==> v4: inputs <==
==> flow/design.v (excerpt) <==
module mips_cpu
  (
    input clk,
    input rst,
    output [31:0] imem_addr,
    input [31:0] imem_data,
    output [31:0] dmem_addr,
    output [31:0] dmem_wdata,
    output dmem_we,
    output dmem_re,
    input [31:0] dmem_rdata
  );
export LEC_CHECK = 0
export CAP_MARGIN = 20
export CORE_MARGIN = 2
export CORE_UTILIZATION = 72
export CTS_CLUSTER_DIAMETER = 364
export CTS_CLUSTER_SIZE = 31
export SLEW_MARGIN = 20
create_clock -name core_clock -period 4.35 [get_ports {clk}]
run.sh (not shown) runs the stock make flow with config.mk's settings and CLKGATE_MAP_FILE=.
==> inputs of v5, as changes to v4 <==
CORE_MARGIN = 4   (was 2)
CORE_UTILIZATION = 40   (was 72)
CTS_CLUSTER_DIAMETER = default   (was 364)
CTS_CLUSTER_SIZE = default   (was 31)
MAX_ROUTING_LAYER = met4   (was default)
PLACE_DENSITY = 0.41   (was default)
SLEW_MARGIN = 35   (was 20)
==> flow/constraint.sdc (replaced) <==
create_clock -name core_clock -period 10.0 [get_ports {clk}]
set_input_delay 2.0000 -clock core_clock [delete_from_list [all_inputs] [get_ports {clk}]]
set_output_delay 2.0000 -clock core_clock [all_outputs]
set_load 0.01 [all_outputs]
==> comparison table <==
Die Span X: v5 447.1 µm; v4 331.3 µm
Post CTS Setup Buffer Count: v5 0; v4 77
Number of levels the H-tree was split into: v5 4; v4 2
CTS resizes: v5 0; v4 299
Most area-hungry cell type in the Yosys netlist: v5 sky130_fd_sc_hd__dfrtn_1; v4 sky130_fd_sc_hd__dfrtn_1
Post-synthesis cell type count: v5 92; v4 92
Post-Place Setup Slack: v5 1.555 ns; v4 -1.205 ns
Init Core Util: v5 40.39%; v4 72.35%
Standard cell core area: v5 0.1910 mm²; v4 0.1066 mm²
Share of synthesized area occupied by flip-flops and latches: v5 45.94%; v4 45.94%
Cell Count Post-Placement: v5 10810; v4 10440
Top-level I/O count: v5 164; v4 164
Placer Congestion: v5 1.006; v4 1.177
Die area: v5 0.1999 mm²; v4 0.1098 mm²
Top-count cell post-synth: v5 sky130_fd_sc_hd__dfrtn_1; v4 sky130_fd_sc_hd__dfrtn_1
Std cell rows: v5 160; v4 120
Synthesized instance count: v5 8588; v4 8588
Y dimension of the die: v5 447.1 µm; v4 331.3 µm
Synthesis-stage register bit count: v5 1416; v4 1416
Number of buffers created by CTS: v5 165; v4 51
Detailed-placement wirelength estimate: v5 277800 µm; v4 249000 µm
Outcome: v5 no timing/DRC/antenna violations; v4 stopped before the end
Stage where the flow stopped: v5 -; v4 global routing (5_1_grt)
Placement-stage cell area: v5 0.08383 mm²; v4 0.08855 mm²

========
==> inputs of job 1002 <==
Starting RTL as in the previous note.
Settings: LEC_CHECK=0, ABC_AREA=0, CAP_MARGIN=35, CELL_PAD_IN_SITES_DETAIL_PLACEMENT=1, CELL_PAD_IN_SITES_GLOBAL_PLACEMENT=1, CORE_MARGIN=2, CORE_UTILIZATION=41, MAX_ROUTING_LAYER=met4, MIN_ROUTING_LAYER=met2, PLACE_DENSITY_LB_ADDON=0.03, SLEW_MARGIN=20, TNS_END_PERCENT=55; clock period 12.1 ns.
==> job 8882: changes against job 1002 <==
Settings changed: ABC_AREA 0 to unset, CAP_MARGIN 35 to 20, CELL_PAD_IN_SITES_DETAIL_PLACEMENT 1 to 0, CELL_PAD_IN_SITES_GLOBAL_PLACEMENT 1 to 3, CORE_MARGIN 2 to 10, CORE_UTILIZATION 41 to 37, CTS_CLUSTER_DIAMETER set to 45, CTS_CLUSTER_SIZE set to 31, GPL_TIMING_DRIVEN set to 1, HOLD_SLACK_MARGIN set to 0.05, PLACE_DENSITY set to 0.55, PLACE_DENSITY_LB_ADDON 0.03 to unset, TNS_END_PERCENT 55 to unset.
==> flow/constraint.sdc (replaced) <==
create_clock -name core_clock -period 10.0 [get_ports {clk}]
set_input_delay 2.0000 -clock core_clock [delete_from_list [all_inputs] [get_ports {clk}]]
set_output_delay 2.0000 -clock core_clock [all_outputs]
set_load 0.01 [all_outputs]
==> impl_metrics.ini <==
; yosys + openroad results
[status]
lastStage = 5_1_grt
error = [ERROR GRT-0116] Global routing finished with congestion. Check the congestion regions in the DRC Viewer.
status = did not finish

[floorplanning]
chipArea_um2 = 227000
die-height_um = 477
rows = 167
core_area_um2 = 207000

[grt]
grt.total_usage = 0.694
grt-ovfl-total = 3

[placed_design]
placed_area_um2 = 83200
place_inst = 11000

[clock_tree]
cts_buffers = 223
Source of the figures above: job 8882

==> impl_metrics.ini <==
; yosys + openroad results
[status]
status = did not finish
lastStage = 5_1_grt
error = [ERROR GRT-0116] Global routing finished with congestion. Check the congestion regions in the DRC Viewer.

[clock_tree]
cts_buffers = 166

[floorplanning]
die_w_um = 438
chipArea_um2 = 192000
die-height_um = 438
rows = 159
core_area_um2 = 187000

[placed_design]
place_inst = 10800
placed_area_um2 = 83300

[grt]
grt-ovfl-total = 226
Source of the figures above: job 1002

